===== flow/design.v =====
module chip_to_symbol 
(
input logic         i_clk,
input logic         i_rst_n,
input logic         i_stream,
input logic         i_stream_valid,
output logic [3:0]  o_symbol,
output logic        o_symbol_valid       
);
logic [4:0] r_bit_counter;
logic [31:0] r_received_chip;
logic [5:0] s_ones_counter[15:0];
logic	[31:0]	chip_values [15:0];  
initial 
begin
	chip_values[0] 		=  32'b11011001110000110101001000101110;
	chip_values[8] 		=  32'b11101101100111000011010100100010;
	chip_values[4] 		=  32'b00101110110110011100001101010010;
	chip_values[12] 	=  32'b00100010111011011001110000110101;
	chip_values[2] 		=  32'b01010010001011101101100111000011;
	chip_values[10] 	=  32'b00110101001000101110110110011100;
	chip_values[6] 		=  32'b11000011010100100010111011011001;
	chip_values[14] 	=  32'b10011100001101010010001011101101;
	chip_values[1] 		=  32'b10001100100101100000011101111011;
	chip_values[9] 		=  32'b10111000110010010110000001110111;
	chip_values[5] 		=  32'b01111011100011001001011000000111;
	chip_values[13] 	=  32'b01110111101110001100100101100000;
	chip_values[3]		=  32'b00000111011110111000110010010110;
	chip_values[11]		=  32'b01100000011101111011100011001001;
	chip_values[7] 		=  32'b10010110000001110111101110001100;
	chip_values[15] 	=  32'b11001001011000000111011110111000;
end
always_ff@(posedge i_clk , negedge i_rst_n)
begin
    if(!i_rst_n)
    begin
        r_bit_counter <= 'd0;
    end
    else if(r_bit_counter=='d31) 
    begin
        r_bit_counter <= 'd0;
    end
    else if(i_stream_valid)
    begin
        r_bit_counter <= r_bit_counter + 'd1;
    end
end
always_ff@(posedge i_clk , negedge i_rst_n)
begin
    if(!i_rst_n)
    begin
        r_received_chip <= 'd0;
		for(int i = 0 ; i<16 ; i++)
        begin
			s_ones_counter[i] <= 'd0;
		end
    end
	else if (r_bit_counter==31)
	begin
		for(int i = 0 ; i<16 ; i++)
        begin
			s_ones_counter[i] <= 'd0;
		end
	end
    else if(i_stream_valid)
    begin
        r_received_chip[r_bit_counter]<= i_stream;
        for(int i = 0 ; i<16 ; i++)
        begin
            s_ones_counter[i] <= s_ones_counter[i] + (i_stream ~^ chip_values[i][r_bit_counter]);
        end
    end    
end
	always@(*)
		begin
			if((s_ones_counter[0]>=s_ones_counter[1]) && (s_ones_counter[0]>=s_ones_counter[2]) && (s_ones_counter[0]>=s_ones_counter[3]) && (s_ones_counter[0]>=s_ones_counter[4]) && (s_ones_counter[0]>=s_ones_counter[5]) && (s_ones_counter[0]>=s_ones_counter[6]) && (s_ones_counter[0]>=s_ones_counter[7]) && (s_ones_counter[0]>=s_ones_counter[8]) && (s_ones_counter[0]>=s_ones_counter[9]) && (s_ones_counter[0]>=s_ones_counter[10]) && (s_ones_counter[0]>=s_ones_counter[11]) && (s_ones_counter[0]>=s_ones_counter[12]) && (s_ones_counter[0]>=s_ones_counter[13]) && (s_ones_counter[0]>=s_ones_counter[14]) && (s_ones_counter[0]>=s_ones_counter[15]) ) 
			begin
				o_symbol = 'd0;
			end
			else if((s_ones_counter[1]>=s_ones_counter[0]) && (s_ones_counter[1]>=s_ones_counter[2]) && (s_ones_counter[1]>=s_ones_counter[3]) && (s_ones_counter[1]>=s_ones_counter[4]) && (s_ones_counter[1]>=s_ones_counter[5]) && (s_ones_counter[1]>=s_ones_counter[6]) && (s_ones_counter[1]>=s_ones_counter[7]) && (s_ones_counter[1]>=s_ones_counter[8]) && (s_ones_counter[1]>=s_ones_counter[9]) && (s_ones_counter[1]>=s_ones_counter[10]) && (s_ones_counter[1]>=s_ones_counter[11]) && (s_ones_counter[1]>=s_ones_counter[12]) && (s_ones_counter[1]>=s_ones_counter[13]) && (s_ones_counter[1]>=s_ones_counter[14]) && (s_ones_counter[1]>=s_ones_counter[15]) ) 
			begin
				o_symbol = 'd1;
			end
			else if((s_ones_counter[2]>=s_ones_counter[0]) && (s_ones_counter[2]>=s_ones_counter[1]) && (s_ones_counter[2]>=s_ones_counter[3]) && (s_ones_counter[2]>=s_ones_counter[4]) && (s_ones_counter[2]>=s_ones_counter[5]) && (s_ones_counter[2]>=s_ones_counter[6]) && (s_ones_counter[2]>=s_ones_counter[7]) && (s_ones_counter[2]>=s_ones_counter[8]) && (s_ones_counter[2]>=s_ones_counter[9]) && (s_ones_counter[2]>=s_ones_counter[10]) && (s_ones_counter[2]>=s_ones_counter[11]) && (s_ones_counter[2]>=s_ones_counter[12]) && (s_ones_counter[2]>=s_ones_counter[13]) && (s_ones_counter[2]>=s_ones_counter[14]) && (s_ones_counter[2]>=s_ones_counter[15]) ) 
			begin
				o_symbol = 'd2;
			end
			else if((s_ones_counter[3]>=s_ones_counter[0]) && (s_ones_counter[3]>=s_ones_counter[1]) && (s_ones_counter[3]>=s_ones_counter[2]) && (s_ones_counter[3]>=s_ones_counter[4]) && (s_ones_counter[3]>=s_ones_counter[5]) && (s_ones_counter[3]>=s_ones_counter[6]) && (s_ones_counter[3]>=s_ones_counter[7]) && (s_ones_counter[3]>=s_ones_counter[8]) && (s_ones_counter[3]>=s_ones_counter[9]) && (s_ones_counter[3]>=s_ones_counter[10]) && (s_ones_counter[3]>=s_ones_counter[11]) && (s_ones_counter[3]>=s_ones_counter[12]) && (s_ones_counter[3]>=s_ones_counter[13]) && (s_ones_counter[3]>=s_ones_counter[14]) && (s_ones_counter[3]>=s_ones_counter[15]) ) 
			begin
				o_symbol = 'd3;
			end
			else if((s_ones_counter[4]>=s_ones_counter[0]) && (s_ones_counter[4]>=s_ones_counter[1]) && (s_ones_counter[4]>=s_ones_counter[2]) && (s_ones_counter[4]>=s_ones_counter[3]) && (s_ones_counter[4]>=s_ones_counter[5]) && (s_ones_counter[4]>=s_ones_counter[6]) && (s_ones_counter[4]>=s_ones_counter[7]) && (s_ones_counter[4]>=s_ones_counter[8]) && (s_ones_counter[4]>=s_ones_counter[9]) && (s_ones_counter[4]>=s_ones_counter[10]) && (s_ones_counter[4]>=s_ones_counter[11]) && (s_ones_counter[4]>=s_ones_counter[12]) && (s_ones_counter[4]>=s_ones_counter[13]) && (s_ones_counter[4]>=s_ones_counter[14]) && (s_ones_counter[4]>=s_ones_counter[15]) ) 
			begin
				o_symbol = 'd4;
			end
			else if((s_ones_counter[5]>=s_ones_counter[0]) && (s_ones_counter[5]>=s_ones_counter[1]) && (s_ones_counter[5]>=s_ones_counter[2]) && (s_ones_counter[5]>=s_ones_counter[3]) && (s_ones_counter[5]>=s_ones_counter[4]) && (s_ones_counter[5]>=s_ones_counter[6]) && (s_ones_counter[5]>=s_ones_counter[7]) && (s_ones_counter[5]>=s_ones_counter[8]) && (s_ones_counter[5]>=s_ones_counter[9]) && (s_ones_counter[5]>=s_ones_counter[10]) && (s_ones_counter[5]>=s_ones_counter[11]) && (s_ones_counter[5]>=s_ones_counter[12]) && (s_ones_counter[5]>=s_ones_counter[13]) && (s_ones_counter[5]>=s_ones_counter[14]) && (s_ones_counter[5]>=s_ones_counter[15]) ) 
			begin
				o_symbol = 'd5;
			end
			else if((s_ones_counter[6]>=s_ones_counter[0]) && (s_ones_counter[6]>=s_ones_counter[1]) && (s_ones_counter[6]>=s_ones_counter[2]) && (s_ones_counter[6]>=s_ones_counter[3]) && (s_ones_counter[6]>=s_ones_counter[4]) && (s_ones_counter[6]>=s_ones_counter[5]) && (s_ones_counter[6]>=s_ones_counter[7]) && (s_ones_counter[6]>=s_ones_counter[8]) && (s_ones_counter[6]>=s_ones_counter[9]) && (s_ones_counter[6]>=s_ones_counter[10]) && (s_ones_counter[6]>=s_ones_counter[11]) && (s_ones_counter[6]>=s_ones_counter[12]) && (s_ones_counter[6]>=s_ones_counter[13]) && (s_ones_counter[6]>=s_ones_counter[14]) && (s_ones_counter[6]>=s_ones_counter[15]) ) 
			begin
				o_symbol = 'd6;
			end
			else if((s_ones_counter[7]>=s_ones_counter[0]) && (s_ones_counter[7]>=s_ones_counter[1]) && (s_ones_counter[7]>=s_ones_counter[2]) && (s_ones_counter[7]>=s_ones_counter[3]) && (s_ones_counter[7]>=s_ones_counter[4]) && (s_ones_counter[7]>=s_ones_counter[5]) && (s_ones_counter[7]>=s_ones_counter[6]) && (s_ones_counter[7]>=s_ones_counter[8]) && (s_ones_counter[7]>=s_ones_counter[9]) && (s_ones_counter[7]>=s_ones_counter[10]) && (s_ones_counter[7]>=s_ones_counter[11]) && (s_ones_counter[7]>=s_ones_counter[12]) && (s_ones_counter[7]>=s_ones_counter[13]) && (s_ones_counter[7]>=s_ones_counter[14]) && (s_ones_counter[7]>=s_ones_counter[15]) ) 
			begin
				o_symbol = 'd7;
			end
			else if((s_ones_counter[8]>=s_ones_counter[0]) && (s_ones_counter[8]>=s_ones_counter[1]) && (s_ones_counter[8]>=s_ones_counter[2]) && (s_ones_counter[8]>=s_ones_counter[3]) && (s_ones_counter[8]>=s_ones_counter[4]) && (s_ones_counter[8]>=s_ones_counter[5]) && (s_ones_counter[8]>=s_ones_counter[6]) && (s_ones_counter[8]>=s_ones_counter[7]) && (s_ones_counter[8]>=s_ones_counter[9]) && (s_ones_counter[8]>=s_ones_counter[10]) && (s_ones_counter[8]>=s_ones_counter[11]) && (s_ones_counter[8]>=s_ones_counter[12]) && (s_ones_counter[8]>=s_ones_counter[13]) && (s_ones_counter[8]>=s_ones_counter[14]) && (s_ones_counter[8]>=s_ones_counter[15]) ) 
			begin
				o_symbol = 'd8;
			end
			else if((s_ones_counter[9]>=s_ones_counter[0]) && (s_ones_counter[9]>=s_ones_counter[1]) && (s_ones_counter[9]>=s_ones_counter[2]) && (s_ones_counter[9]>=s_ones_counter[3]) && (s_ones_counter[9]>=s_ones_counter[4]) && (s_ones_counter[9]>=s_ones_counter[5]) && (s_ones_counter[9]>=s_ones_counter[6]) && (s_ones_counter[9]>=s_ones_counter[7]) && (s_ones_counter[9]>=s_ones_counter[8]) && (s_ones_counter[9]>=s_ones_counter[10]) && (s_ones_counter[9]>=s_ones_counter[11]) && (s_ones_counter[9]>=s_ones_counter[12]) && (s_ones_counter[9]>=s_ones_counter[13]) && (s_ones_counter[9]>=s_ones_counter[14]) && (s_ones_counter[9]>=s_ones_counter[15]) ) 
			begin
				o_symbol = 'd9;
			end
			else if((s_ones_counter[10]>=s_ones_counter[0]) && (s_ones_counter[10]>=s_ones_counter[1]) && (s_ones_counter[10]>=s_ones_counter[2]) && (s_ones_counter[10]>=s_ones_counter[3]) && (s_ones_counter[10]>=s_ones_counter[4]) && (s_ones_counter[10]>=s_ones_counter[5]) && (s_ones_counter[10]>=s_ones_counter[6]) && (s_ones_counter[10]>=s_ones_counter[7]) && (s_ones_counter[10]>=s_ones_counter[8]) && (s_ones_counter[10]>=s_ones_counter[9]) && (s_ones_counter[10]>=s_ones_counter[11]) && (s_ones_counter[10]>=s_ones_counter[12]) && (s_ones_counter[10]>=s_ones_counter[13]) && (s_ones_counter[10]>=s_ones_counter[14]) && (s_ones_counter[10]>=s_ones_counter[15]) ) 
			begin
				o_symbol = 'd10;
			end
			else if((s_ones_counter[11]>=s_ones_counter[0]) && (s_ones_counter[11]>=s_ones_counter[1]) && (s_ones_counter[11]>=s_ones_counter[2]) && (s_ones_counter[11]>=s_ones_counter[3]) && (s_ones_counter[11]>=s_ones_counter[4]) && (s_ones_counter[11]>=s_ones_counter[5]) && (s_ones_counter[11]>=s_ones_counter[6]) && (s_ones_counter[11]>=s_ones_counter[7]) && (s_ones_counter[11]>=s_ones_counter[8]) && (s_ones_counter[11]>=s_ones_counter[9]) && (s_ones_counter[11]>=s_ones_counter[10]) && (s_ones_counter[11]>=s_ones_counter[12]) && (s_ones_counter[11]>=s_ones_counter[13]) && (s_ones_counter[11]>=s_ones_counter[14]) && (s_ones_counter[11]>=s_ones_counter[15]) ) 
			begin
				o_symbol = 'd11;
			end
			else if((s_ones_counter[12]>=s_ones_counter[0]) && (s_ones_counter[12]>=s_ones_counter[1]) && (s_ones_counter[12]>=s_ones_counter[2]) && (s_ones_counter[12]>=s_ones_counter[3]) && (s_ones_counter[12]>=s_ones_counter[4]) && (s_ones_counter[12]>=s_ones_counter[5]) && (s_ones_counter[12]>=s_ones_counter[6]) && (s_ones_counter[12]>=s_ones_counter[7]) && (s_ones_counter[12]>=s_ones_counter[8]) && (s_ones_counter[12]>=s_ones_counter[9]) && (s_ones_counter[12]>=s_ones_counter[10]) && (s_ones_counter[12]>=s_ones_counter[11]) && (s_ones_counter[12]>=s_ones_counter[13]) && (s_ones_counter[12]>=s_ones_counter[14]) && (s_ones_counter[12]>=s_ones_counter[15]) ) 
			begin
				o_symbol = 'd12;
			end
			else if((s_ones_counter[13]>=s_ones_counter[0]) && (s_ones_counter[13]>=s_ones_counter[1]) && (s_ones_counter[13]>=s_ones_counter[2]) && (s_ones_counter[13]>=s_ones_counter[3]) && (s_ones_counter[13]>=s_ones_counter[4]) && (s_ones_counter[13]>=s_ones_counter[5]) && (s_ones_counter[13]>=s_ones_counter[6]) && (s_ones_counter[13]>=s_ones_counter[7]) && (s_ones_counter[13]>=s_ones_counter[8]) && (s_ones_counter[13]>=s_ones_counter[9]) && (s_ones_counter[13]>=s_ones_counter[10]) && (s_ones_counter[13]>=s_ones_counter[11]) && (s_ones_counter[13]>=s_ones_counter[12]) && (s_ones_counter[13]>=s_ones_counter[15]) && (s_ones_counter[13]>=s_ones_counter[14]) ) 
			begin
				o_symbol = 'd13;
			end
			else if((s_ones_counter[14]>=s_ones_counter[0]) && (s_ones_counter[14]>=s_ones_counter[1]) && (s_ones_counter[14]>=s_ones_counter[2]) && (s_ones_counter[14]>=s_ones_counter[3]) && (s_ones_counter[14]>=s_ones_counter[4]) && (s_ones_counter[14]>=s_ones_counter[5]) && (s_ones_counter[14]>=s_ones_counter[6]) && (s_ones_counter[14]>=s_ones_counter[7]) && (s_ones_counter[14]>=s_ones_counter[8]) && (s_ones_counter[14]>=s_ones_counter[9]) && (s_ones_counter[14]>=s_ones_counter[10]) && (s_ones_counter[14]>=s_ones_counter[11]) && (s_ones_counter[14]>=s_ones_counter[12]) && (s_ones_counter[14]>=s_ones_counter[13]) && (s_ones_counter[14]>=s_ones_counter[15]) ) 
			begin
				o_symbol = 'd14;
			end
			else
				begin
				o_symbol = 'd15;
				end
			end
assign o_symbol_valid = (r_bit_counter==31);  
endmodule

===== flow/run.sh =====
#!/bin/bash
# the make line also repeats each setting of config.mk as NAME=value (left out here)
make -C /OpenROAD-flow-scripts/flow DESIGN_CONFIG=/design/flow/config.mk WORK_HOME=/design/flow/orfs CLKGATE_MAP_FILE= finish

===== flow/config.mk =====
export PLATFORM = sky130hd
export DESIGN_NAME = chip_to_symbol
export DESIGN_NICKNAME = chip_to_symbol
export VERILOG_FILES = /design/flow/design.v
export SDC_FILE = /design/flow/constraint.sdc
export NUM_CORES = 4
export LEC_CHECK = 0
export ABC_AREA = 0
export CAP_MARGIN = 20
export CELL_PAD_IN_SITES_DETAIL_PLACEMENT = 0
export CELL_PAD_IN_SITES_GLOBAL_PLACEMENT = 0
export CORE_ASPECT_RATIO = 0.6
export CORE_MARGIN = 2
export CORE_UTILIZATION = 32
export GPL_ROUTABILITY_DRIVEN = 0
export GPL_TIMING_DRIVEN = 1
export PLACE_DENSITY = 0.5
export SLEW_MARGIN = 35

===== flow/constraint.sdc =====
create_clock -name core_clock -period 4.88 [get_ports {i_clk}]
set_input_delay 0.9760 -clock core_clock [delete_from_list [all_inputs] [get_ports {i_clk}]]
set_output_delay 0.9760 -clock core_clock [all_outputs]
set_load 0.01 [all_outputs]

==> results_dict.tcl, run 1 <==
# collected from the flow reports
set metrics [dict create \
    yosys-top-cells-count "ha_1 (761), a21oi_1 (285), nor2_1 (189), inv_1 (178), nand2_1 (172)" \
    path_cells "clkinvlp_4, buf_12, buf_6, ha_1, and3_4, a221o_1, a2bb2oi_2, nor4_2, nand3_1, or3b_4, o2111ai_4, and4b_2, clkdlybuf4s15_1" \
    postSynthNetCount 3652 \
    critPathRequiredTime_ns 3.90 \
    grt_remaining_overflow 0 \
    cts_made_buffers 9 \
    period_used_pct 98.8 \
    ys_sh_simple_pct 19.3 \
    setup_viol 0 \
    flop_cell "dfrtp_1" \
    synth.distinct_cells 72 \
    grt_pass1_wl_um 157000 \
    dp_slack_ns -0.0457 \
    status "no timing/DRC/antenna violations" \
    top_area_share_pct 40.0 \
    synth_cells 2887 \
    hold_end "s_ones_counter[15][4]" \
    ys_cells 2887 \
    reg2reg_to "s_ones_counter[4][5]" \
    area_growth_pct 20.9 \
    setup_tns_ns 0 \
    cp.arrival_ns 3.84 \
    rows 77 \
    period_minus_slack_ns 4.82 \
    fin_skew_ns 0.0265 \
    holdPathStages 2 \
    clock_latency_ns 0.46 \
    critPathKind "reg2out" \
    logic_family "adder cells" \
    ys_sh_aoi_pct 22.5 \
    syn_area_um2 23800 \
    cts_root_buf "clkbuf_16" \
    dp_cells 4148 \
    fill_cells 7637 \
    ys_ff 101 \
    grt_pass1_vias 22200 \
    final_nets 3995 \
    area_leaders "ha_1 (40%), dfrtp_1 (11%), a21oi_1 (6.0%)" \
    fp_util_pct 32.3 \
    startpoint_type "flip-flop" \
    syn_area_per_cell_um2 8.26 \
    adder_share_pct 40.0 \
    route.detailed.drc 0 \
    worstReg2RegStart "r_bit_counter[1]" \
    viasPerCell 5.81 \
    slew_headroom_pct 41.5 \
    warnings 33 \
    ant_nets 0 \
    worstMarginPinSlew_ns 0.877 \
    cp_num_buf_inv 4 \
    die_w_um 356 \
    die_area_um2 76700 \
    synth_seq_share_pct 10.6 \
    hp-class "reg2reg" \
    comb_area_um2 20900 \
    synth-edff-count 0 \
    yosysWarnings 2 \
    clk_pin_slew_ns 0.09 \
    hold_start "s_ones_counter[15][4]" \
    cpMaxStageDelayCell "or3b_4" \
    ys_chip_area_um2 23800 \
    place_area_um2 27500 \
    reg2reg_slack_ns 1.21 \
    crit_family "simple AND/OR/NAND/NOR gates" \
    cts.sinks 101 \
    design_area_um2 28800 \
    die.size.y_um 215 \
    cp_num_cells 13 \
    startpoint "s_ones_counter[0][5]" \
    portBuffers 8 \
    crit_path_end_kind "output pin" \
    slowest_delay_ns 0.42 \
    yosys.area.top_type "ha_1" \
    crit_path_end "o_symbol[3]" \
    finalHoldViolCount 0 \
    muxShareOfSynthArea_pct 1.56 \
    synth-xor-area-share_pct 2.79 \
    fmax_mhz 207 \
    fp.coreArea_um2 73700 \
    vias 24500 \
    maxCapViolCount 0 \
    totalWireLength_um 109000 \
    rr_worst_depth 13 \
    fin_cells 4223 \
    maxSlewViolCount 0 \
    clock_path_buffers 2 \
    finalWorstSetupSlack_ns 0.0607 \
    worstPathMaxFanout 3 \
    htree_levels 3 \
    hold_buffers 0 \
    antenna_found_initial 8 \
    cts_tree "done" \
    drt_iter0_markers 2703 \
    async_reset_ff_share_pct 100 \
    post_drt_wl_per_cell_um 25.8 \
    grt_max_degree 58 \
    synth_dominant_cell_count "ha_1" \
    rsz0062_at_grt "yes" \
    io_pins 9 \
    seq_area_um2 2560 \
    dpl.hpwl_um 87600 \
    first_pass_iters 8 \
    grt_usage_pct 28.1 \
    worst_hold_slack_ns 0.553 \
]
==> timing repair <==
item | in CTS | in global routing
pin swaps | 13 | 30
setup buffers | 35 | 24
gates resized | 81 | 68
setup endpoints to repair | 4 | 4
==> metal layers <==
layer,up-vias,track usage [%],part of all wire (%)
li1,11700,-,-
met1,11500,45.3,51
met2,1189,35.6,35
met3,103,8.36,12
met4,8,4.82,1.5
met5,-,0,0.044
==> through the flow <==
stage	utilization (%)
3_3_place_gp	37.3
4_1_cts	38.5
2_1_floorplan	-
5_1_grt	39.1
6_report	39.1
3_5_place_dp	37.3
==> layout make-up <==
type                       instances  area share, %
sequential                       101           8.88
clock inverter                     6          0.208
inverter                         179           2.55
multi-input combinational       2574           72.5
antenna                            1        0.00868
tap                              987           4.29
clock buffer                      10          0.795
timing repair buffer             365           10.8
==> inputs of run 2 (changes only) <==
- ABC_AREA: 0 -> 1
- CELL_PAD_IN_SITES_DETAIL_PLACEMENT: 0 -> not set
- CELL_PAD_IN_SITES_GLOBAL_PLACEMENT: 0 -> not set
- CORE_ASPECT_RATIO: 0.6 -> not set
- CORE_MARGIN: 2 -> 7
- CORE_UTILIZATION: 32 -> 40
- CTS_CLUSTER_SIZE: not set -> 58
- GPL_ROUTABILITY_DRIVEN: 0 -> not set
- GPL_TIMING_DRIVEN: 1 -> 0
- HOLD_SLACK_MARGIN: not set -> 0.12
- PLACE_DENSITY: 0.5 -> not set
- SLEW_MARGIN: 35 -> 15
- clock period: 4.88 -> 10.0 ns (I/O delays scaled with it)
==> run 2 against run 1 <==
  * Global-route usage down 1.2 points
  * Via count shrank 8.6%
  * Cell count is 7.2% lower
==> results_dict.tcl, run 2 <==
# collected from the flow reports
set metrics [dict create \
    clock_path_buffers 2 \
    syn_area_um2 22600 \
    crit_family "AND-OR/OR-AND gates" \
    cp.arrival_ns 5.11 \
    holdPathStages 1 \
    area_growth_pct 6.64 \
    setup_viol 0 \
    worstReg2RegStart "r_bit_counter[1]" \
    dp_cells 3901 \
    viasPerCell 5.72 \
    critPathKind "reg2out" \
    grt_usage_pct 27.0 \
    finalWorstSetupSlack_ns 2.89 \
    io_pins 9 \
    period_used_pct 71.1 \
    reg2reg_slack_ns 5.34 \
    reg2reg_to "s_ones_counter[2][1]" \
    ys_cells 3131 \
    dp_slack_ns 3.48 \
    synth_seq_share_pct 11.2 \
    yosysWarnings 2 \
    crit_path_end "o_symbol[2]" \
    place_area_um2 23800 \
    synth.distinct_cells 50 \
    rsz0062_at_grt "no" \
    cp_num_cells 12 \
    final_nets 3922 \
    antenna_found_initial 2 \
    muxShareOfSynthArea_pct 0.0885 \
    htree_levels 3 \
    route.detailed.drc 0 \
    totalWireLength_um 87500 \
    postSynthNetCount 3896 \
    synth-xor-area-share_pct 0.619 \
    synth_cells 3131 \
    cp_num_buf_inv 2 \
    cts_tree "done" \
    fp.coreArea_um2 56200 \
    synth_dominant_cell_count "ha_1" \
    die_w_um 252 \
    gp_congestion 0.992 \
    rows 87 \
    clock_latency_ns 0.40 \
    period_minus_slack_ns 7.11 \
    hold_start "s_ones_counter[15][5]" \
    die_area_um2 63400 \
    async_reset_ff_share_pct 100 \
    maxCapViolCount 0 \
    grt_max_degree 56 \
    yosys.area.top_type "ha_1" \
    worst_hold_slack_ns 0.475 \
    ant_nets 0 \
    finalHoldViolCount 0 \
    ys_ff 101 \
    slew_headroom_pct 17.2 \
    first_pass_iters 5 \
    top_area_share_pct 42.1 \
    synth-edff-count 0 \
    cts_resized 0 \
    ys_chip_area_um2 22600 \
    maxSlewViolCount 0 \
    startpoint "s_ones_counter[3][4]" \
    logic_family "adder cells" \
    hold_buffers 0 \
    vias 22400 \
    hp-class "reg2reg" \
    warnings 31 \
    portBuffers 7 \
    fmax_mhz 141 \
    grt_remaining_overflow 0 \
    drt_iter0_markers 1667 \
    clk_pin_slew_ns 0.09 \
    status "no timing/DRC/antenna violations" \
    fin_skew_ns 0.0135 \
    dpl.hpwl_um 63700 \
    ys_sh_aoi_pct 16.1 \
    rr_worst_depth 10 \
    yosys-top-cells-count "ha_1 (761), nand2_1 (523), inv_1 (370), nor2_1 (300), nand3_1 (244)" \
    adder_share_pct 42.1 \
    antenna_cells 0 \
    fp_util_pct 40.3 \
    cpMaxStageDelayCell "a2111oi_0" \
    cts_setup_buffers 0 \
    flop_cell "dfrtp_1" \
    syn_area_per_cell_um2 7.23 \
    grt_pass1_wl_um 129000 \
    post_drt_wl_per_cell_um 22.3 \
    worstMarginPinSlew_ns 1.24 \
    design_area_um2 24100 \
    die.size.y_um 252 \
    crit_path_end_kind "output pin" \
    setup_tns_ns 0 \
    fin_cells 3918 \
    cts.sinks 101 \
    cts_root_buf "clkbuf_16" \
    cts_made_buffers 9 \
    area_leaders "ha_1 (42%), dfrtp_1 (11%), nand2_1 (8.7%)" \
    path_cells "inv_1, ha_1, nand2_1, or2_2, nand4_1, nand3_1, a2111oi_0, nand4_1, nand2_1, nor2_1, a21oi_1, clkdlybuf4s50_1" \
    worstPathMaxFanout 13 \
    startpoint_type "flip-flop" \
    ys_sh_simple_pct 23.3 \
    slowest_delay_ns 0.85 \
    hold_end "s_ones_counter[15][5]" \
    utilization_pct 42.9 \
    critPathRequiredTime_ns 8.00 \
    grt_pass1_vias 20300 \
]
## run 2: area by class of cell
class | instances | area, um^2
multi-input cells | 2631 | 18600
fillers | 5941 | 32000
flip-flops and latches | 101 | 2530
inverters | 375 | 1410
repair buffers | 15 | 254
clock buffers | 9 | 225
plain buffers | 24 | 91.3
well taps | 756 | 946
clock inverters | 7 | 72.6
## run 2: per-layer routing
layer,up-vias,GRT usage [%],wire (um),share of wire (%)
met5,-,0,13,0.015
met1,10400,35.9,38800,44
met3,160,3.12,5890,6.7
met2,764,44.4,38900,44
li1,11100,-,-,-
met4,2,10.9,3830,4.4
==> inputs of run 3 (changes only) <==
- CORE_MARGIN: 7 -> 2
- CORE_UTILIZATION: 40 -> 72
- CTS_CLUSTER_DIAMETER: not set -> 400
- CTS_CLUSTER_SIZE: 58 -> 96
- GPL_ROUTABILITY_DRIVEN: not set -> 0
- GPL_TIMING_DRIVEN: 0 -> not set
- HOLD_SLACK_MARGIN: 0.12 -> not set
- PLACE_DENSITY: not set -> 0.38
- SETUP_SLACK_MARGIN: not set -> 1.24
- SLEW_MARGIN: 15 -> 20
- TNS_END_PERCENT: not set -> 10
- clock period: 10.0 -> 4.22 ns (I/O delays scaled with it)
==> run 3 against run 2 <==
  * The run now fails in global routing
  * Die size down 48%
  * Synthesized cell count unchanged
  * Area after synthesis unchanged
==> results_dict.tcl, run 3 <==
# metrics dict for downstream scripts
set metrics [dict create \
    status "stopped before the end" \
    haltStage "global routing" \
    toolErrorMsg "[ERROR GRT-0232] Routing congestion too high. Check the congestion heatmap in the GUI." \
    synth_seq_share_pct 11.2 \
    ys_sh_aoi_pct 16.1 \
    syn_area_per_cell_um2 7.23 \
    io_pins 9 \
    hold_buffers 0 \
    ys_cells 3131 \
    fp_util_pct 73.6 \
    htree_levels 3 \
    yosysWarnings 2 \
    portBuffers 8 \
    synth-xor-area-share_pct 0.619 \
    flop_cell "dfrtp_1" \
    synth.distinct_cells 50 \
    grt_remaining_overflow 22 \
    yosys.area.top_type "ha_1" \
    area_leaders "ha_1 (42%), dfrtp_1 (11%), nand2_1 (8.7%)" \
    die_area_um2 32900 \
    postSynthNetCount 3896 \
    place_area_um2 25200 \
    async_reset_ff_share_pct 100 \
    top_area_share_pct 42.1 \
    die_w_um 181 \
    die.size.y_um 181 \
    synth-edff-count 0 \
    synth_dominant_cell_count "ha_1" \
    ys_chip_area_um2 22600 \
    grt_usage_pct 68.8 \
    clock_path_buffers 2 \
    rows 64 \
    syn_area_um2 22600 \
    yosys-top-cells-count "ha_1 (761), nand2_1 (523), inv_1 (370), nor2_1 (300), nand3_1 (244)" \
    dp_slack_ns -0.138 \
    cts.sinks 101 \
    cts_root_buf "clkbuf_16" \
    dpl.hpwl_um 68200 \
    muxShareOfSynthArea_pct 0.0885 \
    synth_cells 3131 \
    logic_family "adder cells" \
    ys_ff 101 \
    fp.coreArea_um2 30700 \
    adder_share_pct 42.1 \
    cts_made_buffers 9 \
    ys_sh_simple_pct 23.3 \
]
==> run 3: routing by layer <==
metal | GRT usage (%) | overflow
met1 | 71.9 | 0
met2 | 88.8 | 7
met3 | 47.0 | 0
met4 | 65.1 | 15
met5 | 14.8 | 0
==> run 3: what timing repair did <==
item,in CTS
pin swaps,51
gates resized,168
setup endpoints to repair,26
buffers inserted,40
gates cloned,2
==> run 3: per-stage QoR <==
stage | util (%) | instances
global placement | 82.0 | 3733
floorplan | - | 3131
CTS | 86.1 | 3791
detailed placement | 82.0 | 3733
==> inputs of run 4 (changes only) <==
- CTS_CLUSTER_DIAMETER: 400 -> 203
- CTS_CLUSTER_SIZE: 96 -> 98
- GPL_ROUTABILITY_DRIVEN: 0 -> not set
- SETUP_SLACK_MARGIN: 1.24 -> not set
- TNS_END_PERCENT: 10 -> not set
- clock period: 4.22 -> 4.34 ns (I/O delays scaled with it)
==> run 4 against run 3 <==
  * Now fails the layout checks on setup timing
  * Synthesized cell count unchanged
  * Die size unchanged
  * Area after synthesis is the same
==> results_dict.tcl, run 4 <==
# collected from the flow reports
set metrics [dict create \
    critPathRequiredTime_ns 3.47 \
    logic_family "adder cells" \
    synth.distinct_cells 50 \
    ys_cells 3131 \
    maxCapViolCount 0 \
    path_cells "inv_1, buf_4, ha_1, inv_1, nor2_1, o21ai_0, inv_1, o21ai_0, nand4_1, nor3_2, nand3_1, nand2_1, nand2_1, nand2_1, nand2_1, nand2_1, nand2_1, nand2_1, a21oi_2, buf_2" \
    dp_cells 3735 \
    ys_ff 101 \
    fp_util_pct 73.6 \
    rsz0062_at_grt "yes" \
    post_drt_wl_per_cell_um 26.0 \
    yosys.area.top_type "ha_1" \
    startpoint "s_ones_counter[8][1]" \
    worstPathMaxFanout 5 \
    area_leaders "ha_1 (42%), dfrtp_1 (11%), nand2_1 (8.7%)" \
    totalWireLength_um 99200 \
    viasPerCell 7.13 \
    async_reset_ff_share_pct 100 \
    yosysWarnings 2 \
    first_pass_iters 13 \
    finalHoldViolCount 0 \
    adder_share_pct 42.1 \
    portBuffers 8 \
    synth-xor-area-share_pct 0.619 \
    startpoint_type "flip-flop" \
    area_growth_pct 17.2 \
    grt_remaining_overflow 0 \
    postSynthNetCount 3896 \
    cts.sinks 101 \
    dpl.hpwl_um 70100 \
    clock_latency_ns 0.44 \
    die.size.y_um 181 \
    violatedChecks "setup timing" \
    grt_pass1_vias 25500 \
    drt_iter0_markers 3978 \
    route.detailed.drc 0 \
    period_used_pct 112 \
    crit_top_cell "nand2_1" \
    vias 27200 \
    io_pins 9 \
    period_minus_slack_ns 4.86 \
    cts_root_buf "clkbuf_16" \
    htree_levels 3 \
    grt_usage_pct 55.4 \
    syn_area_per_cell_um2 7.23 \
    syn_area_um2 22600 \
    die_w_um 181 \
    cp_num_buf_inv 5 \
    fin_skew_ns 0.0132 \
    flop_cell "dfrtp_1" \
    worstMarginPinSlew_ns 1.01 \
    cp.arrival_ns 3.99 \
    cts_made_buffers 9 \
    slowest_delay_ns 0.51 \
    rr_worst_depth 10 \
    grt_pass1_wl_um 139000 \
    warnings 34 \
    fp.coreArea_um2 30700 \
    ys_chip_area_um2 22600 \
    fmax_mhz 206 \
    ant_nets 0 \
    die_area_um2 32900 \
    clock_path_buffers 2 \
    setup_viol 4 \
    cp_num_cells 20 \
    maxSlewViolCount 0 \
    slew_headroom_pct 32.5 \
    synth_cells 3131 \
    cpMaxStageDelayCell "nand4_1" \
    critPathKind "reg2out" \
    crit_path_end "o_symbol[0]" \
    clk_pin_slew_ns 0.08 \
    ys_sh_simple_pct 23.3 \
    grt_max_degree 80 \
    reg2reg_slack_ns 0.42 \
    synth_seq_share_pct 11.2 \
    rows 64 \
    ys_sh_aoi_pct 16.1 \
    reg2reg_to "s_ones_counter[12][5]" \
    crit_family "simple AND/OR/NAND/NOR gates" \
    final_nets 4182 \
    fin_cells 3821 \
    muxShareOfSynthArea_pct 0.0885 \
    cts_tree "done" \
    antenna_found_initial 5 \
    synth_dominant_cell_count "ha_1" \
    worstReg2RegStart "r_bit_counter[2]" \
    top_area_share_pct 42.1 \
    finalWorstSetupSlack_ns -0.522 \
    hp-class "in2async" \
    status "complete, but fails checks" \
    synth-edff-count 0 \
    setup_tns_ns -1.56 \
    crit_path_end_kind "output pin" \
    yosys-top-cells-count "ha_1 (761), nand2_1 (523), inv_1 (370), nor2_1 (300), nand3_1 (244)" \
    gp_congestion 1.06 \
]
run 4: metrics by stage:
| stage | hold slack (ns) | worst slack [ns] | utilization, % | area, um^2 |
|---|---|---|---|---|
| after global placement | 0.451 | -0.469 | 81.3 | 25000 |
| after CTS | 0.445 | 0.000348 | 83.2 | 25600 |
| after floorplan | 0.433 | 1.09 | - | 22600 |
| after detailed placement | 0.467 | -0.390 | 81.3 | 25000 |
| final | 0.409 | -0.522 | 86.2 | 26500 |
| after global routing | 0.432 | -0.622 | 86.2 | 26500 |
run 4: timing repair:
action                                  4_1_cts  5_1_grt
pin swaps                                    14       63
cloned                                        0        2
buffers inserted                             20       45
endpoints found under the setup margin        4        4
resized                                      41      125
hold buffers                                  0        0
run 4: metal layers:
layer / part of all wire [%] / track usage (%)
met1: 32 / 62.7
met2: 38 / 81.1
met3: 17 / 19.4
met4: 13 / 52.2
met5: 0.072 / 0
run 4: area by class of cell:
cell class	count	area [um^2]
Timing Repair Buffer	297	2570
Inverter	375	1460
Fill cell	1799	4240
Sequential cell	101	2540
Timing Repair inverter	2	12.5
Tap cell	396	495
Multi-Input combinational cell	2631	19100
Clock inverter	6	55.1
Clock buffer	10	239
Antenna cell	3	7.51
==> inputs of run 5 (changes only) <==
- CAP_MARGIN: 20 -> 15
- CTS_CLUSTER_DIAMETER: 203 -> 353
- CTS_CLUSTER_SIZE: 98 -> 72
- HOLD_SLACK_MARGIN: not set -> -0.09
- PLACE_DENSITY: 0.38 -> not set
- SETUP_SLACK_MARGIN: not set -> -0.23
- SLEW_MARGIN: 20 -> 5
- TNS_END_PERCENT: not set -> 100
- clock period: 4.34 -> 4.05 ns (I/O delays scaled with it)
==> run 5 against run 4 <==
  * The layout still fails its checks (setup timing)
  * Area after synthesis unchanged
  * Flip-flop count did not move
  * First-iteration DRC count is 6.0% lower
  * Wire length decreased by 4.5%
  * Setup slack gained 0.19 ns
  * Core utilization is 0.98 points higher
  * Hold slack worse by 0.071 ns
==> results_dict.tcl, run 5 <==
# collected from the flow reports
set metrics [dict create \
    area_growth_pct 18.5 \
    setup_viol 4 \
    cts_tree "done" \
    ant_nets 0 \
    rows 64 \
    cts_made_buffers 9 \
    adder_share_pct 42.1 \
    grt_usage_pct 55.0 \
    critPathKind "reg2out" \
    slowest_delay_ns 0.39 \
    synth_dominant_cell_count "ha_1" \
    crit_path_end "o_symbol[0]" \
    finalWorstSetupSlack_ns -0.329 \
    grt_remaining_overflow 0 \
    async_reset_ff_share_pct 100 \
    critPathRequiredTime_ns 3.24 \
    hp-class "in2async" \
    cp_num_cells 20 \
    clock_latency_ns 0.43 \
    reg2reg_to "s_ones_counter[8][4]" \
    fp.coreArea_um2 30700 \
    htree_levels 3 \
    dp_cells 3767 \
    fin_skew_ns 0.0194 \
    ys_sh_aoi_pct 16.1 \
    synth.distinct_cells 50 \
    maxSlewViolCount 0 \
    die.size.y_um 181 \
    clk_pin_slew_ns 0.10 \
    syn_area_per_cell_um2 7.23 \
    startpoint "s_ones_counter[3][5]" \
    portBuffers 8 \
    rr_worst_depth 13 \
    ys_chip_area_um2 22600 \
    flop_cell "dfrtp_1" \
    hold_buffers 0 \
    syn_area_um2 22600 \
    synth-xor-area-share_pct 0.619 \
    first_pass_iters 10 \
    logic_family "adder cells" \
    yosys.area.top_type "ha_1" \
    cts.sinks 101 \
    period_minus_slack_ns 4.38 \
    grt_max_degree 102 \
    yosys-top-cells-count "ha_1 (761), nand2_1 (523), inv_1 (370), nor2_1 (300), nand3_1 (244)" \
    gp_congestion 1.09 \
    ys_sh_simple_pct 23.3 \
    viasPerCell 7.03 \
    area_leaders "ha_1 (42%), dfrtp_1 (11%), nand2_1 (8.7%)" \
    top_area_share_pct 42.1 \
    totalWireLength_um 94700 \
    startpoint_type "flip-flop" \
    synth-edff-count 0 \
    fmax_mhz 228 \
    cp_num_buf_inv 4 \
    status "complete, but fails checks" \
    fin_cells 3828 \
    path_cells "clkinvlp_4, buf_4, buf_4, ha_4, nand2_1, or2_1, nand4_1, nand2_2, a211oi_4, o2111ai_2, nor2_2, o21ai_2, nand2_1, nand2_1, nand2_1, nand2_1, nand2_1, nand2_1, a21oi_2, buf_2" \
    slew_headroom_pct 23.0 \
    grt_pass1_vias 25700 \
    ys_ff 101 \
    drt_iter0_markers 3740 \
    worstReg2RegStart "r_bit_counter[3]" \
    reg2reg_slack_ns 0.32 \
    fp_util_pct 73.6 \
    post_drt_wl_per_cell_um 24.7 \
    die_w_um 181 \
    vias 26900 \
    cpMaxStageDelayCell "dfrtp_1" \
    yosysWarnings 2 \
    warnings 38 \
    cp.arrival_ns 3.57 \
    route.detailed.drc 0 \
    rsz0062_at_grt "yes" \
    synth_cells 3131 \
    final_nets 4185 \
    period_used_pct 108 \
    crit_top_cell "nand2_1" \
    crit_path_end_kind "output pin" \
    grt_pass1_wl_um 138000 \
    clock_path_buffers 2 \
    maxCapViolCount 0 \
    violatedChecks "setup timing" \
    muxShareOfSynthArea_pct 0.0885 \
    die_area_um2 32900 \
    finalHoldViolCount 0 \
    worstMarginPinSlew_ns 1.15 \
    crit_family "simple AND/OR/NAND/NOR gates" \
    antenna_found_initial 8 \
    postSynthNetCount 3896 \
    dpl.hpwl_um 68300 \
    synth_seq_share_pct 11.2 \
    ys_cells 3131 \
    worstPathMaxFanout 4 \
    dp_slack_ns -0.522 \
    io_pins 9 \
    cts_root_buf "clkbuf_16" \
]
[run 5: final cells by class]
type | instances | area, um^2
Inverter | 375 | 1440
Tap cell | 396 | 495
Timing Repair Buffer | 302 | 2970
Fill cell | 1758 | 3930
Sequential cell | 101 | 2530
Clock buffer | 9 | 225
Clock inverter | 6 | 87.6
Multi-Input combinational cell | 2631 | 19000
Antenna cell | 8 | 20.0
[run 5: through the flow]
stage                     setup TNS, ns  utilization [%]  area (um^2)  hold WS (ns)
after floorplan                       0                -        22600         0.433
after global placement            -1.36             83.4        25600         0.447
after detailed placement          -1.76             83.4        25600         0.468
after CTS                        -0.749             84.7        26100         0.479
after global routing              -1.77             87.1        26800         0.450
final                             -1.11             87.2        26800         0.338
[run 5: routing by layer]
metal	up-vias	share of wire, %	global-route usage (%)
met5	-	0.029	0
met4	4	12	49.3
met3	949	17	24.3
met2	2161	39	80.4
met1	12200	33	60.2
li1	11700	-	-
[run 5: repair_timing]
item | 4_1_cts | 5_1_grt
setup endpoints to repair | 4 | 4
resized | 28 | 116
endpoints found under the hold margin | 0 | 0
buffers inserted | 7 | 36
pin swaps | 8 | 31
==> inputs of run 6 (changes only) <==
- ABC_AREA: 1 -> not set
- CAP_MARGIN: 15 -> 20
- CTS_CLUSTER_DIAMETER: 353 -> 390
- CTS_CLUSTER_SIZE: 72 -> 99
- HOLD_SLACK_MARGIN: -0.09 -> not set
- SETUP_SLACK_MARGIN: -0.23 -> not set
- SLEW_MARGIN: 5 -> 20
- TNS_END_PERCENT: 100 -> not set
- clock period: 4.05 -> 5.76 ns (I/O delays scaled with it)
==> run 6 against run 5 <==
  * Still fails the layout checks on setup timing
  * Cell count down 9.5%
  * Register-to-register slack better by 1.3 ns
  * Area after synthesis up 5.3%
  * Wire length is 2.8% higher
  * Critical path depth down 7
==> results_dict.tcl, run 6 <==
# collected from the flow reports
set metrics [dict create \
    worst_hold_slack_ns 0.572 \
    critPathRequiredTime_ns 4.61 \
    period_used_pct 102 \
    totalWireLength_um 97400 \
    clk_pin_slew_ns 0.09 \
    setup_viol 2 \
    period_minus_slack_ns 5.87 \
    portBuffers 8 \
    gp_congestion 1.06 \
    ys_sh_simple_pct 19.3 \
    ant_nets 0 \
    fmax_mhz 170 \
    final_nets 3779 \
    rows 66 \
    fin_cells 3464 \
    rr_worst_depth 15 \
    setup_tns_ns -0.138 \
    yosys-top-cells-count "ha_1 (761), a21oi_1 (285), nor2_1 (189), inv_1 (178), nand2_1 (172)" \
    area_growth_pct 8.32 \
    rsz0062_at_grt "yes" \
    finalWorstSetupSlack_ns -0.114 \
    top_area_share_pct 40.0 \
    syn_area_per_cell_um2 8.26 \
    critPathKind "reg2out" \
    yosysWarnings 2 \
    flop_cell "dfrtp_1" \
    cts_root_buf "clkbuf_16" \
    grt_remaining_overflow 0 \
    status "complete, but fails checks" \
    worstMarginPinSlew_ns 1.18 \
    cts_tree "done" \
    die.size.y_um 186 \
    hold_buffers 0 \
    die_area_um2 34600 \
    cp_num_cells 13 \
    drt_iter0_markers 3291 \
    viasPerCell 7.57 \
    ys_cells 2887 \
    crit_family "simple AND/OR/NAND/NOR gates" \
    fp_util_pct 73.3 \
    cts_made_buffers 9 \
    route.detailed.drc 0 \
    synth_cells 2887 \
    die_w_um 186 \
    crit_path_end "o_symbol[0]" \
    postSynthNetCount 3652 \
    dp_slack_ns 0.494 \
    first_pass_iters 9 \
    warnings 34 \
    muxShareOfSynthArea_pct 1.56 \
    hold_start "s_ones_counter[15][4]" \
    adder_share_pct 40.0 \
    async_reset_ff_share_pct 100 \
    finalHoldViolCount 0 \
    logic_family "adder cells" \
    synth.distinct_cells 72 \
    startpoint "s_ones_counter[13][5]" \
    slowest_delay_ns 0.81 \
    slew_headroom_pct 20.4 \
    maxSlewViolCount 0 \
    grt_pass1_vias 25800 \
    yosys.area.top_type "ha_1" \
    fp.coreArea_um2 32500 \
    antenna_found_initial 7 \
    fill_cells 2279 \
    post_drt_wl_per_cell_um 28.1 \
    grt_usage_pct 56.0 \
    worstPathMaxFanout 8 \
    synth_dominant_cell_count "ha_1" \
    htree_levels 3 \
    worstReg2RegStart "r_bit_counter[1]" \
    clock_path_buffers 2 \
    grt_max_degree 62 \
    holdPathStages 2 \
    cts.sinks 101 \
    fin_skew_ns 0.0128 \
    reg2reg_slack_ns 1.65 \
    cp_num_buf_inv 3 \
    grt_pass1_wl_um 144000 \
    dpl.hpwl_um 73400 \
    syn_area_um2 23800 \
    dp_cells 3429 \
    synth_seq_share_pct 10.6 \
    crit_path_end_kind "output pin" \
    ys_chip_area_um2 23800 \
    vias 26200 \
    area_leaders "ha_1 (40%), dfrtp_1 (11%), a21oi_1 (6.0%)" \
    path_cells "buf_4, ha_1, a21oi_1, o21a_1, a32oi_1, nor3_1, o2111ai_1, nor4b_1, buf_4, nand2b_1, a31o_2, nand2_1, clkdlybuf4s50_1" \
    clock_latency_ns 0.42 \
    startpoint_type "flip-flop" \
    ys_sh_aoi_pct 22.5 \
    synth-edff-count 0 \
    hold_end "s_ones_counter[15][4]" \
    reg2reg_to "s_ones_counter[7][4]" \
    cp.arrival_ns 4.72 \
    ys_ff 101 \
    crit_top_cell "buf_4" \
    maxCapViolCount 0 \
    io_pins 9 \
    hp-class "reg2reg" \
    synth-xor-area-share_pct 2.79 \
    cpMaxStageDelayCell "dfrtp_1" \
    violatedChecks "setup timing" \
]
[run 6: what timing repair did]
item,4_1_cts,5_1_grt
resized,0,19
setup endpoints to repair,0,4
buffers inserted,0,16
[run 6: routing by layer]
| metal | wire length (um) | part of all wire [%] | track usage [%] | up-vias |
|---|---|---|---|---|
| li1 | - | - | - | 11300 |
| met1 | 33600 | 34 | 62.9 | 11900 |
| met2 | 37200 | 38 | 77.6 | 2131 |
| met3 | 15900 | 16 | 27.6 | 864 |
| met4 | 10600 | 11 | 49.7 | 18 |
| met5 | 174 | 0.18 | 1.19 | - |
[run 6: cell type report]
class | instances | area, um^2 | share of cell area, %
repair buffers | 149 | 1160 | 4.49
well taps | 442 | 553 | 2.14
clock buffers | 9 | 225 | 0.872
clock inverters | 6 | 77.6 | 0.300
inverters | 179 | 702 | 2.72
diodes | 4 | 10.0 | 0.0388
multi-input cells | 2574 | 20600 | 79.6
flip-flops and latches | 101 | 2540 | 9.83
[run 6: through the flow]
step	utilization (%)	instance area, um^2
3_5_place_dp	77.7	25300
2_1_floorplan	-	23800
5_1_grt	79.3	25800
4_1_cts	78.7	25600
3_3_place_gp	77.7	25300
6_report	79.3	25800
==> inputs of run 7 (changes only) <==
- ABC_AREA: not set -> 1
- CTS_CLUSTER_DIAMETER: 390 -> not set
- CTS_CLUSTER_SIZE: 99 -> not set
- PLACE_DENSITY: not set -> 0.38
- clock period: 5.76 -> 6.89 ns (I/O delays scaled with it)
==> run 7 against run 6 <==
  * The run now finishes clean
  * Register-to-register slack gained 1.7 ns
  * Critical path depth grew 6
  * Clock-buffer cell count grew 2
  * Area after synthesis shrank 5.1%
  * First-iteration DRC count shrank 6.6%
  * Setup slack gained 0.58 ns
==> results_dict.tcl, run 7 <==
# collected from the flow reports
set metrics [dict create \
    status "no timing/DRC/antenna violations" \
    cp_num_buf_inv 3 \
    die_w_um 181 \
    ys_sh_simple_pct 23.3 \
    crit_path_end "o_symbol[0]" \
    path_cells "inv_1, ha_1, inv_1, nor2_1, o21ai_0, nand2_1, nand2_1, nand4_1, nor4_1, nand3_1, nand2_1, nand2_1, nand2_1, nand2_1, nand2_1, nand2_1, nand2_1, a21oi_2, clkdlybuf4s50_1" \
    synth_seq_share_pct 11.2 \
    clock_latency_ns 0.41 \
    crit_top_cell "nand2_1" \
    warnings 33 \
    holdPathStages 1 \
    fp.coreArea_um2 30700 \
    setup_viol 0 \
    clock_path_buffers 2 \
    post_drt_wl_per_cell_um 24.8 \
    reg2reg_slack_ns 3.31 \
    viasPerCell 7.00 \
    rows 64 \
    synth-edff-count 0 \
    place_area_um2 23300 \
    period_used_pct 93.2 \
    startpoint_type "flip-flop" \
    drt_iter0_markers 3075 \
    muxShareOfSynthArea_pct 0.0885 \
    clk_pin_slew_ns 0.08 \
    worst_hold_slack_ns 0.475 \
    cp_num_cells 19 \
    fin_skew_ns 0.0150 \
    portBuffers 8 \
    totalWireLength_um 88100 \
    setup_tns_ns 0 \
    rsz0062_at_grt "no" \
    synth-xor-area-share_pct 0.619 \
    period_minus_slack_ns 6.42 \
    slowest_delay_ns 0.78 \
    async_reset_ff_share_pct 100 \
    hold_buffers 0 \
    antenna_found_initial 5 \
    fill_cells 2321 \
    yosys-top-cells-count "ha_1 (761), nand2_1 (523), inv_1 (370), nor2_1 (300), nand3_1 (244)" \
    yosysWarnings 2 \
    crit_path_end_kind "output pin" \
    top_area_share_pct 42.1 \
    first_pass_iters 9 \
    io_pins 9 \
    reg2reg_to "s_ones_counter[8][4]" \
    critPathKind "reg2out" \
    grt_usage_pct 53.2 \
    vias 24900 \
    gp_congestion 1.03 \
    comb_area_um2 18600 \
    htree_levels 3 \
    die.size.y_um 181 \
    finalHoldViolCount 0 \
    design_area_um2 23600 \
    worstMarginPinSlew_ns 1.22 \
    slew_headroom_pct 18.4 \
    critPathRequiredTime_ns 5.51 \
    startpoint "s_ones_counter[8][1]" \
    cpMaxStageDelayCell "dfrtp_1" \
    ys_chip_area_um2 22600 \
    syn_area_per_cell_um2 7.23 \
    adder_share_pct 42.1 \
    worstReg2RegStart "r_bit_counter[3]" \
    ys_cells 3131 \
    yosys.area.top_type "ha_1" \
    seq_area_um2 2530 \
    hp-class "reg2reg" \
    worstPathMaxFanout 11 \
    hold_end "s_ones_counter[15][2]" \
    synth_dominant_cell_count "ha_1" \
    fp_util_pct 73.6 \
    grt_max_degree 80 \
    cts_setup_buffers 0 \
    grt_remaining_overflow 0 \
    logic_family "adder cells" \
    final_nets 3915 \
    flop_cell "dfrtp_1" \
    grt_pass1_wl_um 133000 \
    ant_nets 0 \
    cts.sinks 101 \
    maxSlewViolCount 0 \
    cts_tree "done" \
    cts_root_buf "clkbuf_16" \
    syn_area_um2 22600 \
    route.detailed.drc 0 \
    grt_pass1_vias 23900 \
    crit_family "simple AND/OR/NAND/NOR gates" \
    hold_start "s_ones_counter[15][2]" \
    die_area_um2 32900 \
    postSynthNetCount 3896 \
    dpl.hpwl_um 63500 \
    maxCapViolCount 0 \
    area_leaders "ha_1 (42%), dfrtp_1 (11%), nand2_1 (8.7%)" \
    cts_made_buffers 9 \
    cp.arrival_ns 5.04 \
    synth_cells 3131 \
    synth.distinct_cells 50 \
    ys_ff 101 \
    area_growth_pct 4.40 \
    cts_resized 0 \
    fmax_mhz 156 \
    ys_sh_aoi_pct 16.1 \
    rr_worst_depth 13 \
]
[run 7: metrics by stage]
stage / cells / setup WS, ns / util (%)
6_report: 3554 / 0.470 / 76.8
3_5_place_dp: 3534 / 1.34 / 75.7
4_1_cts: 3550 / 0.901 / 76.7
5_1_grt: 3551 / 0.556 / 76.8
3_3_place_gp: 3534 / 1.32 / 75.7
2_1_floorplan: 3131 / 3.13 / -
[run 7: area by class of cell]
type                       instances  area share [%]
antenna                            3          0.0318
multi-input combinational       2631            78.7
tap                              396            2.10
clock inverter                     5           0.270
clock buffer                      11            1.07
inverter                         375            5.96
sequential                       101            10.7
timing repair buffer              32            1.12
[run 7: routing by layer]
layer	track usage, %	share of wire [%]
met1	62.7	35
met3	18.1	15
met2	78.2	40
met5	0	0.049
met4	43.3	10
==> inputs of run 8 (changes only) <==
- CORE_UTILIZATION: 72 -> 69
- PLACE_DENSITY: 0.38 -> not set
- clock period: 6.89 -> 8.71 ns (I/O delays scaled with it)
==> run 8 against run 7 <==
  * Still clean
  * Clock skew decreased by 0.0058 ns
  * Cell count increased by 1.5%
  * Sequential share of layout area about the same
  * Area after synthesis unchanged
  * Global-route usage increased by 0.67 points
  * Core utilization decreased by 3.5 points
  * Synthesized cell count unchanged
  * Die size increased by 4.2%
  * Critical path type unchanged
==> results_dict.tcl, run 8 <==
# collected from the flow reports
set metrics [dict create \
    dpl.hpwl_um 64200 \
    antenna_found_initial 10 \
    adder_share_pct 42.1 \
    post_drt_wl_per_cell_um 25.3 \
    fin_skew_ns 0.00920 \
    yosys.area.top_type "ha_1" \
    ys_cells 3131 \
    cts.sinks 101 \
    area_leaders "ha_1 (42%), dfrtp_1 (11%), nand2_1 (8.7%)" \
    holdPathStages 1 \
    synth.distinct_cells 50 \
    syn_area_um2 22600 \
    finalWorstSetupSlack_ns 1.54 \
    startpoint_type "flip-flop" \
    setup_viol 0 \
    reg2reg_to "s_ones_counter[2][4]" \
    muxShareOfSynthArea_pct 0.0885 \
    first_pass_iters 9 \
    yosys-top-cells-count "ha_1 (761), nand2_1 (523), inv_1 (370), nor2_1 (300), nand3_1 (244)" \
    postSynthNetCount 3896 \
    ys_sh_simple_pct 23.3 \
    worstMarginPinSlew_ns 1.28 \
    grt_max_degree 81 \
    reg2reg_slack_ns 5.00 \
    hold_start "s_ones_counter[15][2]" \
    io_pins 9 \
    ys_chip_area_um2 22600 \
    path_cells "clkinv_1, ha_1, nand2_1, nor2_1, a211oi_1, nand2_1, nand2_1, nand4_1, a2111oi_1, nand3b_1, nand3_1, nor3_1, clkdlybuf4s50_1" \
    grt_usage_pct 53.8 \
    slowest_delay_ns 1.06 \
    synth-xor-area-share_pct 0.619 \
    die_w_um 185 \
    setup_tns_ns 0 \
    maxCapViolCount 0 \
    async_reset_ff_share_pct 100 \
    fmax_mhz 139 \
    final_nets 3919 \
    htree_levels 3 \
    ant_nets 0 \
    synth-edff-count 0 \
    clock_path_buffers 2 \
    critPathRequiredTime_ns 6.97 \
    logic_family "adder cells" \
    period_minus_slack_ns 7.17 \
    cp_num_buf_inv 2 \
    period_used_pct 82.4 \
    gp_congestion 1.06 \
    critPathKind "reg2out" \
    cts_resized 0 \
    rows 66 \
    fill_cells 2635 \
    synth_dominant_cell_count "ha_1" \
    crit_path_end "o_symbol[3]" \
    worstPathMaxFanout 14 \
    startpoint "s_ones_counter[0][5]" \
    crit_top_cell "nand2_1" \
    rsz0062_at_grt "no" \
    synth_seq_share_pct 11.2 \
    fp.coreArea_um2 32400 \
    portBuffers 8 \
    crit_path_end_kind "output pin" \
    die.size.y_um 185 \
    drt_iter0_markers 3414 \
    cts_setup_buffers 0 \
    ys_sh_aoi_pct 16.1 \
    crit_family "buffers and inverters" \
    cp_num_cells 13 \
    clock_latency_ns 0.41 \
    top_area_share_pct 42.1 \
    grt_pass1_vias 23500 \
    flop_cell "dfrtp_1" \
    cts_tree "done" \
    vias 24700 \
    syn_area_per_cell_um2 7.23 \
    viasPerCell 6.85 \
    maxSlewViolCount 0 \
    cts_root_buf "clkbuf_16" \
    fp_util_pct 69.9 \
    cts_made_buffers 9 \
    ys_ff 101 \
    hp-class "reg2reg" \
    worstReg2RegStart "r_bit_counter[1]" \
    hold_end "s_ones_counter[15][2]" \
    warnings 33 \
    totalWireLength_um 91300 \
    route.detailed.drc 0 \
    status "no timing/DRC/antenna violations" \
    finalHoldViolCount 0 \
    dp_slack_ns 2.84 \
    cpMaxStageDelayCell "a2111oi_1" \
    hold_buffers 0 \
    cp.arrival_ns 5.43 \
    synth_cells 3131 \
    yosysWarnings 2 \
    slew_headroom_pct 14.0 \
    clk_pin_slew_ns 0.07 \
    rr_worst_depth 17 \
    area_growth_pct 4.92 \
    grt_pass1_wl_um 136000 \
    grt_remaining_overflow 0 \
    die_area_um2 34300 \
]
==> run 8: cell type report <==
| type | instances | area [um^2] | share of cell area [%] |
|---|---|---|---|
| Clock inverter | 5 | 82.6 | 0.348 |
| Antenna cell | 7 | 17.5 | 0.0738 |
| Tap cell | 442 | 553 | 2.33 |
| Sequential cell | 101 | 2530 | 10.7 |
| Inverter | 375 | 1410 | 5.93 |
| Clock buffer | 11 | 253 | 1.06 |
| Multi-Input combinational cell | 2631 | 18600 | 78.4 |
| Timing Repair Buffer | 36 | 288 | 1.21 |
==> run 8: routing by layer <==
| layer | GRT usage [%] | wire length [um] |
|---|---|---|
| met5 | 2.37 | 184 |
| met1 | 62.2 | 31700 |
| met3 | 24.0 | 15000 |
| met2 | 76.3 | 35200 |
| met4 | 43.4 | 9230 |
==> run 8: per-stage QoR <==
stage	cell area (um^2)	hold WS, ns	instances	util [%]
after global routing	23700	0.499	3602	73.3
after global placement	23400	0.453	3585	72.2
final	23700	0.479	3608	73.3
after floorplan	22600	0.433	3131	-
after detailed placement	23400	0.468	3585	72.2
after CTS	23700	0.478	3601	73.3
==> inputs of run 9 (changes only) <==
- ABC_AREA: 1 -> 0
- CORE_ASPECT_RATIO: not set -> 0.5
- CORE_MARGIN: 2 -> 7
- CORE_UTILIZATION: 69 -> 57
- CTS_CLUSTER_DIAMETER: not set -> 236
- CTS_CLUSTER_SIZE: not set -> 97
- HOLD_SLACK_MARGIN: not set -> 0.29
- PLACE_DENSITY: not set -> 0.91
- SETUP_SLACK_MARGIN: not set -> 2.88
- TNS_END_PERCENT: not set -> 15
- clock period: 8.71 -> 10.0 ns (I/O delays scaled with it)
==> run 9 against run 8 <==
  * Synthesized cell count fell by 7.8%
  * Clock skew rose by 0.013 ns
  * Global-route usage fell by 16 points
  * Design area rose by 5.2%
  * Setup slack improved by 1.5 ns
  * Non-clock buffer count did not move
  * Register-to-register slack improved by 0.78 ns
  * Die size rose by 40%
  * Cell count fell by 4.5%
  * Critical path type unchanged
  * Critical endpoint is now o_symbol[0]
  * Highest routed layer unchanged
==> results_dict.tcl, run 9 <==
# collected from the flow reports
set metrics [dict create \
    status "no timing/DRC/antenna violations" \
    startpoint_type "flip-flop" \
    ys_sh_simple_pct 19.3 \
    syn_area_um2 23800 \
    slew_headroom_pct 16.0 \
    synth_dominant_cell_count "ha_1" \
    clock_latency_ns 0.41 \
    muxShareOfSynthArea_pct 1.56 \
    hold_start "s_ones_counter[15][4]" \
    grt_usage_pct 37.4 \
    cp_num_buf_inv 3 \
    cts_setup_buffers 0 \
    ys_chip_area_um2 23800 \
    hold_end "s_ones_counter[15][4]" \
    grt_remaining_overflow 0 \
    synth-edff-count 0 \
    postSynthNetCount 3652 \
    die_w_um 303 \
    drt_iter0_markers 3414 \
    htree_levels 3 \
    final_nets 3666 \
    gp_congestion 1.10 \
    ant_nets 0 \
    critPathKind "reg2out" \
    maxCapViolCount 0 \
    worstReg2RegStart "r_bit_counter[1]" \
    ys_cells 2887 \
    worstPathMaxFanout 14 \
    die_area_um2 48100 \
    fmax_mhz 143 \
    rr_worst_depth 13 \
    yosys-top-cells-count "ha_1 (761), a21oi_1 (285), nor2_1 (189), inv_1 (178), nand2_1 (172)" \
    rsz0062_at_grt "no" \
    cpMaxStageDelayCell "inv_1" \
    flop_cell "dfrtp_1" \
    die.size.y_um 159 \
    grt_pass1_vias 24100 \
    hp-class "reg2reg" \
    cp_num_cells 12 \
    grt_pass1_wl_um 138000 \
    warnings 31 \
    dp_slack_ns 3.61 \
    route.detailed.drc 0 \
    finalHoldViolCount 0 \
    slowest_delay_ns 0.77 \
    worstMarginPinSlew_ns 1.26 \
    period_used_pct 69.8 \
    fin_skew_ns 0.0224 \
    totalWireLength_um 92900 \
    cts_made_buffers 9 \
    io_pins 9 \
    antenna_found_initial 4 \
    syn_area_per_cell_um2 8.26 \
    grt_max_degree 79 \
    crit_path_end_kind "output pin" \
    maxSlewViolCount 0 \
    ys_sh_aoi_pct 22.5 \
    setup_tns_ns 0 \
    adder_share_pct 40.0 \
    top_area_share_pct 40.0 \
    logic_family "adder cells" \
    rows 52 \
    first_pass_iters 9 \
    finalWorstSetupSlack_ns 3.02 \
    fin_cells 3447 \
    reg2reg_to "s_ones_counter[5][5]" \
    holdPathStages 2 \
    dpl.hpwl_um 66900 \
    vias 25200 \
    crit_top_cell "inv_1" \
    viasPerCell 7.30 \
    hold_buffers 0 \
    utilization_pct 61.2 \
    period_minus_slack_ns 6.98 \
    fp_util_pct 58.4 \
    ys_ff 101 \
    cts_tree "done" \
    path_cells "inv_1, ha_1, a21oi_1, o21a_1, a32oi_1, nor3_1, o211ai_1, nor4_1, inv_1, a31o_2, nand2_1, clkdlybuf4s50_1" \
    clock_path_buffers 2 \
    cts.sinks 101 \
    area_leaders "ha_1 (40%), dfrtp_1 (11%), a21oi_1 (6.0%)" \
    cts_resized 0 \
    yosysWarnings 2 \
    cts_root_buf "clkbuf_16" \
    area_growth_pct 4.79 \
    synth_cells 2887 \
    clk_pin_slew_ns 0.09 \
    setup_viol 0 \
    dp_cells 3430 \
    synth.distinct_cells 72 \
    async_reset_ff_share_pct 100 \
    crit_family "buffers and inverters" \
    fp.coreArea_um2 40800 \
    yosys.area.top_type "ha_1" \
    synth-xor-area-share_pct 2.79 \
    startpoint "s_ones_counter[1][3]" \
    reg2reg_slack_ns 5.78 \
    critPathRequiredTime_ns 8.00 \
    synth_seq_share_pct 10.6 \
    post_drt_wl_per_cell_um 26.9 \
    cp.arrival_ns 4.98 \
    portBuffers 8 \
    crit_path_end "o_symbol[0]" \
]
[run 9: metrics by stage]
stage          hold slack (ns)  cell area (um^2)
2_1_floorplan            0.510             23800
3_3_place_gp             0.529             24700
3_5_place_dp             0.545             24700
4_1_cts                  0.562             25000
5_1_grt                  0.593             25000
6_report                 0.563             25000
[run 9: cell type report]
class                           count  area (um^2)
Clock inverter                      7         57.6
Multi-Input combinational cell   2574        20500
Clock buffer                        9          225
Timing Repair Buffer               36          285
Fill cell                        3356        15800
Inverter                          179          672
Tap cell                          540          676
Sequential cell                   101         2530
Antenna cell                        1         2.50
[run 9: routing by layer]
layer,GRT usage [%],wire length [um]
met5,0,117
met4,26.0,8030
met3,13.5,14700
met2,54.2,35400
met1,46.1,34600
